Setup of run A:
## manager
module manager(
input clk,rst,rstk,sw,
input [0:0]next,
input [3:0]n,
input [2:0]mode,
input [9:0]moneyget,
input [9:0]timeget,
input swm,
input [0:0]nextt,
output reg[9:0]initial_money,
output reg [9:0]per_money,
output reg[9:0]num_of_park,
output reg[9:0]initial_vipmoney,
output reg [9:0]averagetime,
output reg[63:0]show
    );
Size in the first run: about 9300 cells after synthesis, roughly 290 flip-flops.
clock: 120.0 ns
lec_check: 0
cap_margin: 20
core_margin: 2
core_utilization: 40
slew_margin: 10
tns_end_percent: 40
run.sh (not shown) runs the stock make flow with config.mk's settings and CLKGATE_MAP_FILE=.
Inputs modified between run A and run B:
Settings: SLEW_MARGIN: 10 -> 20; TNS_END_PERCENT: 40 -> 100; CORE_UTILIZATION: 40 -> 68; ABC_AREA: unset -> 1; the clock period (ns, I/O delays scaled along): 120.0 -> 61.4.
### Flow results
Run B never completed, since it errored out during 5_1_grt.
Compared with run A, run B improves total core area.
On run B: area after detailed placement is about 15% higher than what run A gave.
Width of the chip delta for run B relative to run A: 24% lower
Of run B and run A, it is run B that has the lower complex-gate fraction of the synthesized area.
Of run A and run B, the run reporting the higher sequential element share of the synthesized area was run B.
Between run B and run A, it is run B whose synthesized cell count is higher, by about 12%.
Run B against run A: share of flip-flops with an asynchronous set or reset after synthesis level; die size has decreased.
diff inputs: run B => run C
Settings: TNS_END_PERCENT removed (was 100); CORE_UTILIZATION changed from 68 to 13; ABC_AREA removed (was 1); the clock period (ns, I/O delays scaled along) changed from 61.4 to 138.0.
### Flow results
Run C reached the end of the flow, and the finished layout is clean on the timing, DRC and antenna checks.
Taking run B as the reference, in run C number of core rows shows an increase of 130%; area fraction in xor and xnor cells shows a reduction of 1.4 points; floorplan die area shows an increase of about 430%; mux share of post-synthesis cell area shows an increase of 4.5 points.
Diff run B -> run C: total instance count after detailed placement has increased; Yosys chip area has increased.
Inputs modified between run C and run D:
Settings: TNS_END_PERCENT newly set to 5; CORE_UTILIZATION changed from 13 to 58; ABC_AREA newly set to 1; the clock period (ns, I/O delays scaled along) changed from 138.0 to 60.6.
### Flow results
- Run D: flow complete, layout not clean; failing: setup timing
- Run D vs. run C: met2 routing resource usage after global routing moved up, share of synthesized area occupied by flip-flops and latches moved up, worst slew margin relative to its limit moved down.
- Against run C, run D reports a longest individual stage delay on the worst path that is lower.
- Higher Yosys chip area was reported by run C, not run D.
- Compared with run C, in run D first-iteration DRC count rose 665, final period demand of the worst path fell 30.47 ns.
- | total routed wire length on the met1 layer | higher: run C |
- Relative to run C, the post-route non-filler standard cell count of run D is lower by about 13%.
Relative to run D, the following input files were edited for run E:
Settings: a change of CORE_UTILIZATION from 58 to 55; an added CTS_CLUSTER_DIAMETER of 393; an added HOLD_SLACK_MARGIN of 0.29; a deleted ABC_AREA that had been 1; a change of the clock period (ns, I/O delays scaled along) from 60.6 to 98.4.
Results
The final layout from run E, which completed every stage, passed the timing, DRC and antenna checks at the end of the flow.
The layout from run D, despite a flow that completed every stage, fails the layout checks, with the failing checks listed as setup timing.
Note that the number of cells in the yosys synthesis report recorded for run D amounts to 1.12 times the value seen in run E.
Summary of run E over run D: post-route worst setup slack moved up; post-synthesis instance area moved up.
> inputs changed (run E -> run F)
Settings: removing HOLD_SLACK_MARGIN (formerly 0.29); removing CTS_CLUSTER_DIAMETER (formerly 393); changing CORE_UTILIZATION from 55 to 68; setting ABC_AREA to 1 for the first time; changing CAP_MARGIN from 20 to 5; changing the clock period (ns, I/O delays scaled along) from 98.4 to 60.2.
The summed instance area of the synthesized netlist of run F falls short of that of run E by 2200 sq um. In the metrics for run F and run E, the one carrying the higher worst setup timing slack at the placement stage is run E. Compared with run E, in run F floorplan core area fell 27000 sq um, area share of and/or/nand/nor cells after synthesis rose 7.9 points, number of buffers created by CTS rose about 2.8%, placer's final routability congestion estimate rose 3.1%. Measured against run F, the overall die area of run E comes out at 1.3 times the reference value. FAIL run F @ 5_1_grt: tool exited with error. Between run E and run F, HPWL after detailed placement decreased. Delta(multiplexer share of the synthesized area, run F - run E) < 0.

* * *

Setup of wip/garnet:
Starting RTL as in the previous note.
clock: 170.0 ns
lec_check: 0
cap_margin: 10
cell_pad_in_sites_global_placement: 1
core_aspect_ratio: 0.5
core_margin: 9
core_utilization: 60
cts_cluster_diameter: 74
gpl_routability_driven: 0
gpl_timing_driven: 1
max_routing_layer: met5
min_routing_layer: met1
place_density_lb_addon: 0.13
setup_slack_margin: 2.35
slew_margin: 20
tns_end_percent: 70
The following lists how wip/maple was set up differently from wip/garnet:
# wip/garnet
export LEC_CHECK = 0
export CAP_MARGIN = 10
export CELL_PAD_IN_SITES_GLOBAL_PLACEMENT = 1
export CORE_ASPECT_RATIO = 0.5
export CORE_MARGIN = 9
export CORE_UTILIZATION = 60
export CTS_CLUSTER_DIAMETER = 74
export GPL_ROUTABILITY_DRIVEN = 0
export GPL_TIMING_DRIVEN = 1
export MAX_ROUTING_LAYER = met5
export MIN_ROUTING_LAYER = met1
export PLACE_DENSITY_LB_ADDON = 0.13
export SETUP_SLACK_MARGIN = 2.35
export SLEW_MARGIN = 20
export TNS_END_PERCENT = 70
create_clock -name core_clock -period 170.0 [get_ports {clk}]
# wip/maple
export LEC_CHECK = 0
export CAP_MARGIN = 20
export CORE_MARGIN = 2
export CORE_UTILIZATION = 39
export SLEW_MARGIN = 20
create_clock -name core_clock -period 95.2 [get_ports {clk}]
Of wip/garnet and wip/maple, wip/maple shows the lower width of the chip, with wip/garnet above it. Between wip/garnet and wip/maple, the flow reports die height increasing by more than half. The run with more setup slack is wip/garnet; wip/maple has less. In terms of share of final layout cell area taken by clock buffers and inverters, wip/garnet and wip/maple differ only marginally. Comparing wip/garnet and wip/maple, the higher sequential share of cell area is on wip/garnet. Relative to wip/garnet, wire length has increased by 7.3% in wip/maple.
Changes in wip/juniper relative to wip/maple:
# wip/maple
export LEC_CHECK = 0
export CAP_MARGIN = 20
export CORE_MARGIN = 2
export CORE_UTILIZATION = 39
export SLEW_MARGIN = 20
create_clock -name core_clock -period 95.2 [get_ports {clk}]
# wip/juniper
export LEC_CHECK = 0
export ABC_AREA = 0
export CAP_MARGIN = 20
export CORE_MARGIN = 2
export CORE_UTILIZATION = 65
export SLEW_MARGIN = 20
export TNS_END_PERCENT = 5
create_clock -name core_clock -period 61.0 [get_ports {clk}]
Findings:
Apart from wip/juniper, each of wip/juniper and wip/maple ends the flow with a layout that passes the timing, DRC and antenna checks.
Of wip/juniper and wip/maple, it is wip/juniper that has the higher post-route clock skew.
wip/juniper — final critical path time including I/O delays and setup 16.62 ns lower, wip/maple as reference
On reg-to-reg setup timing slack: between wip/juniper and wip/maple, it ends up lower for wip/juniper.
Number of maximum-capacitance violations: wip/maple vs wip/juniper identical
Relative to wip/juniper, the following input files were edited for wip/sierra:
# wip/juniper
export LEC_CHECK = 0
export ABC_AREA = 0
export CAP_MARGIN = 20
export CORE_MARGIN = 2
export CORE_UTILIZATION = 65
export SLEW_MARGIN = 20
export TNS_END_PERCENT = 5
create_clock -name core_clock -period 61.0 [get_ports {clk}]
# wip/sierra
export LEC_CHECK = 0
export ABC_AREA = 1
export CAP_MARGIN = 5
export CORE_MARGIN = 2
export CORE_UTILIZATION = 65
export SLEW_MARGIN = 20
export TNS_END_PERCENT = 5
create_clock -name core_clock -period 60.2 [get_ports {clk}]
[summary]
- wip/sierra | ERROR | global routing
- Between wip/juniper and wip/sierra, the flow reports number of core rows decreasing slightly.
- Area fraction in xor and xnor cells in wip/sierra is 1.4 points higher than in wip/juniper
- In the flow results for wip/sierra and wip/juniper, the area fraction in and, or, nand and nor cells after synthesis is larger on wip/sierra.
- Taking wip/juniper over wip/sierra, the average cell area after synthesis ratio works out to 1.16.
- wip/sierra -> wip/juniper: number of synthesized flops with an enable pin delta 0, exact match
- From wip/juniper to wip/sierra the numbers moved as follows: core footprint went down; die area down about 3%.

* * *

v23:
Starting RTL as in the previous note.
// manager
module manager(
input clk,rst,rstk,sw,
input [0:0]next,
input [3:0]n,
input [2:0]mode,
input [9:0]moneyget,
input [9:0]timeget,
input swm,
input [0:0]nextt,
output reg[9:0]initial_money,
output reg [9:0]per_money,
output reg[9:0]num_of_park,
output reg[9:0]initial_vipmoney,
output reg [9:0]averagetime,
output reg[63:0]show
    );
clock: 109.0 ns
lec_check: 0
cap_margin: 20
cell_pad_in_sites_global_placement: 2
core_margin: 2
core_utilization: 72
cts_cluster_diameter: 227
gpl_routability_driven: 0
gpl_timing_driven: 1
max_routing_layer: met5
min_routing_layer: met1
place_density: 0.95
slew_margin: 20
For v23, the flow was terminated by a tool error in global placement without I/O (3_1_place_gp_skip_io) and produced no final design.
Input-level comparison between v28 and v23:
Settings: PLACE_DENSITY: 0.95 -> unset; GPL_ROUTABILITY_DRIVEN: 0 -> unset; CELL_PAD_IN_SITES_GLOBAL_PLACEMENT: 2 -> unset; MIN_ROUTING_LAYER: met1 -> unset; CTS_CLUSTER_DIAMETER: 227 -> unset; GPL_TIMING_DRIVEN: 1 -> unset; CORE_UTILIZATION: 72 -> 58; MAX_ROUTING_LAYER: met5 -> unset; the clock period (ns, I/O delays scaled along): 109.0 -> 98.4.
Notes after the runs:
Per the comparison of v28 with v23, and-or/or-and share of the synthesized area neither gained nor lost much; number of placement rows picked up an extra 13; synthesized cell count neither gained nor lost much; initial standard-cell utilization of the core lost 14 points. Summary — vertical extent of the die, v28 relative to v23: higher, by 35 um. Reported for v28 and v23, area fraction in mux cells turned out identical to the last digit. As far as fraction of synthesis flops using an asynchronous set or reset pin goes, v28 and v23 are indistinguishable; the numbers are identical. v28 | stages: all done | timing, DRC, antenna: all pass. Of v28 and v23, the run reporting the lower placeable core area was v23. When the final numbers for v28 and v23 were put side by side, the die area turned out to be greater in v28.
Input changes introduced in v10 (baseline for comparison: v28):
Settings: the clock period (ns, I/O delays scaled along): 98.4 -> 80.1.
==> results <==
Taking v28 as the reference, in v10 fill cell instance count of the final layout went down 7.5%, shortest clock period the worst path allows after layout decreased 15.91 ns, global-route usage up 2.1 points.
Final core area utilization up 6.3 points in v10 wrt v28
Setup slack in v10 is smaller than in v28.
Headroom to the max-slew limit was higher in the run labelled v10.
In v10, final area is higher than in v28.
Changes observed in v10 relative to v28: area added between synthesis and finish went up by 11 points; pin count of the biggest net entering global routing went up by 2; number of buffers and inverters on the critical path went up by 17.
Input-level comparison between v15 and v10:
Settings: CORE_UTILIZATION now 65, was 58; the clock period (ns, I/O delays scaled along) now 98.4, was 80.1.
Findings:
- v15 against v10: final critical-path setup slack up 2.34 ns; die boundary height moved down; fraction of the cycle the final worst path needs fell 1.3 points; total iterations of the first detailed-routing run increased by 2 relative to the old numbers.
- v10 → v15: critical path depth decreased about 6%.
Inputs modified between v15 and v17:
Settings: TNS_END_PERCENT: unset -> 100; CORE_UTILIZATION: 65 -> 50; CTS_CLUSTER_DIAMETER: unset -> 393.
--- outcome ---
- | worst setup slack after placement | lower: v15 |
- Going from v15 to v17, the wire length reported by the detailed router was found to have gone up by 8.0 mm.

* * *

manager again, from the RTL that the note above started with.
==> flow/config.mk <==
export PLATFORM = sky130hd
export DESIGN_NAME = manager
export DESIGN_NICKNAME = manager
export VERILOG_FILES = /design/flow/design.v
export SDC_FILE = /design/flow/constraint.sdc
export NUM_CORES = 4
export LEC_CHECK = 0
export ABC_AREA = 1
export CAP_MARGIN = 20
export CELL_PAD_IN_SITES_DETAIL_PLACEMENT = 2
export CELL_PAD_IN_SITES_GLOBAL_PLACEMENT = 1
export CORE_ASPECT_RATIO = 0.6
export CORE_MARGIN = 3
export CORE_UTILIZATION = 40
export HOLD_SLACK_MARGIN = 0.3
export SLEW_MARGIN = 35
export TNS_END_PERCENT = 50
==> flow/constraint.sdc <==
create_clock -name core_clock -period 120.0 [get_ports {clk}]
set_input_delay 24.0000 -clock core_clock [delete_from_list [all_inputs] [get_ports {clk}]]
set_output_delay 24.0000 -clock core_clock [all_outputs]
set_load 0.01 [all_outputs]
Next try:
- ABC_AREA: 1 -> not set
- CELL_PAD_IN_SITES_DETAIL_PLACEMENT: 2 -> not set
- CELL_PAD_IN_SITES_GLOBAL_PLACEMENT: 1 -> not set
- CORE_ASPECT_RATIO: 0.6 -> not set
- CORE_MARGIN: 3 -> 4
- CTS_CLUSTER_DIAMETER: not set -> 34
- CTS_CLUSTER_SIZE: not set -> 75
- HOLD_SLACK_MARGIN: 0.3 -> not set
- SLEW_MARGIN: 35 -> 20
- TNS_END_PERCENT: 50 -> not set
Result: Die size climbs by 4.2%; final area rises by 4.0%; final cell count came out lower by 9.6%; utilization barely changes; routed wire length shrinks by 22%.

* * *

job 3094:
Starting RTL as in the previous note.
clock: 120.0 ns
lec_check: 0
abc_area: 1
cap_margin: 20
core_aspect_ratio: 0.6
core_margin: 3
core_utilization: 40
slew_margin: 10
tns_end_percent: 40
The inputs of job 3863 differ from those of job 3094 as listed below.
- swapping 3 for 2 in CORE_MARGIN
- swapping 10 for 20 in SLEW_MARGIN
- clearing TNS_END_PERCENT, which used to be 40
- clearing ABC_AREA, which used to be 1
- clearing CORE_ASPECT_RATIO, which used to be 0.6
- swapping 120.0 for 95.2 in the clock period (ns, I/O delays scaled along)
Findings:
- Job 3094 → job 3863: total number of vias rose about 1.2%, number of cells in the design after placement moved down, area of the core saw an increase, area fraction in compound gates went up, overall routed net length has increased.
- Job 3094 ended up with met5 as its highest routing layer actually used; job 3863 ended up with met4.
- Job 3863 reports its critical path launch point as sumofcar[14] while job 3094 reports sumofcar[15].
- Summary: with job 3094 as the reference, gate count of the mapped netlist in job 3863 moved down by more than 10%.
Input changes introduced in job 387 (baseline for comparison: job 3863):
- a change of CORE_UTILIZATION from 40 to 67
- an added PLACE_DENSITY of 0.37
- an added ABC_AREA of 1
- a change of the clock period (ns, I/O delays scaled along) from 95.2 to 138.0
==> results <==
Average cell area after synthesis (job 387 over job 3863): decrease, about 14%. In job 387 the met2 track demand over resource in global routing turned out 23 points higher than in job 3863. Compared with job 3863, in job 387 share of the cycle needed by the critical path after routing moved down; post-synthesis share of cell area spent on full adders, half adders and majority gates increased by 0.49 points relative to the old numbers. Job 3863 vs job 387, largest non-sequential cell family by area: AND-OR/OR-AND gates vs simple AND/OR/NAND/NOR gates.
Modified inputs, job 2444 compared to job 387
- a deleted PLACE_DENSITY that had been 0.37
- an added TNS_END_PERCENT of 5
- a change of CAP_MARGIN from 20 to 15
- a change of CORE_UTILIZATION from 67 to 65
- a change of the clock period (ns, I/O delays scaled along) from 138.0 to 60.6
Notes after the runs:
Job 2444 vs. job 387: total CTS buffers increased 8.8%; height of the chip increased about 1.5%; area of the placeable core increased about 3.4%; post-synthesis share of cell area spent on and, or, nand and nor gates essentially unchanged; number of rows created at floorplan increased about 1.7%.
Job 2444 got as far as global routing, where a tool error ended the run.
[job 2444] setup slack after placement fell 60.68 ns relative to job 387
Weighted congestion reported at the end of routability-driven placement delta (job 387 -> job 2444): insignificant
Summary — post-CTS setup repair buffer count, job 2444 relative to job 387: higher, by 96.
Chip width, job 2444 and job 387: lower on job 387

* * *

Starting RTL as in the previous note.
Settings: LEC_CHECK=0, CAP_MARGIN=20, CELL_PAD_IN_SITES_GLOBAL_PLACEMENT=2, CORE_MARGIN=2, CORE_UTILIZATION=72, CTS_CLUSTER_DIAMETER=227, CTS_CLUSTER_SIZE=31, GPL_ROUTABILITY_DRIVEN=0, GPL_TIMING_DRIVEN=1, MAX_ROUTING_LAYER=met5, MIN_ROUTING_LAYER=met1, PLACE_DENSITY=0.84, SLEW_MARGIN=20; clock period 109.0 ns.
The baseline ended with an error in global placement without I/O, error GPL-0301.
Then changed:
ABC_AREA = 1   (was not set)
CELL_PAD_IN_SITES_GLOBAL_PLACEMENT = not set   (was 2)
CTS_CLUSTER_DIAMETER = 373   (was 227)
GPL_ROUTABILITY_DRIVEN = not set   (was 0)
GPL_TIMING_DRIVEN = not set   (was 1)
MAX_ROUTING_LAYER = not set   (was met5)
MIN_ROUTING_LAYER = not set   (was met1)
PLACE_DENSITY = not set   (was 0.84)
PLACE_DENSITY_LB_ADDON = 0.24   (was not set)
TNS_END_PERCENT = 5   (was not set)
clock period = 63.9 ns   (was 109.0 ns; I/O delays follow)
Result: This time the run never finished: it broke off in global routing on GRT-0116; area after synthesis shrinks by a few percent; die size shrinks by a few percent; synthesized cell count grows by roughly a tenth.
Then changed:
CAP_MARGIN = 5   (was 20)
CORE_ASPECT_RATIO = 0.56   (was not set)
CORE_UTILIZATION = 66   (was 72)
CTS_CLUSTER_DIAMETER = not set   (was 373)
CTS_CLUSTER_SIZE = not set   (was 31)
PLACE_DENSITY_LB_ADDON = not set   (was 0.24)
clock period = 55.0 ns   (was 63.9 ns; I/O delays follow)
The new run did not get past global routing on GRT-0232; die area is higher by 9.1%; synthesized area stays the same; synthesized cell count does not change.
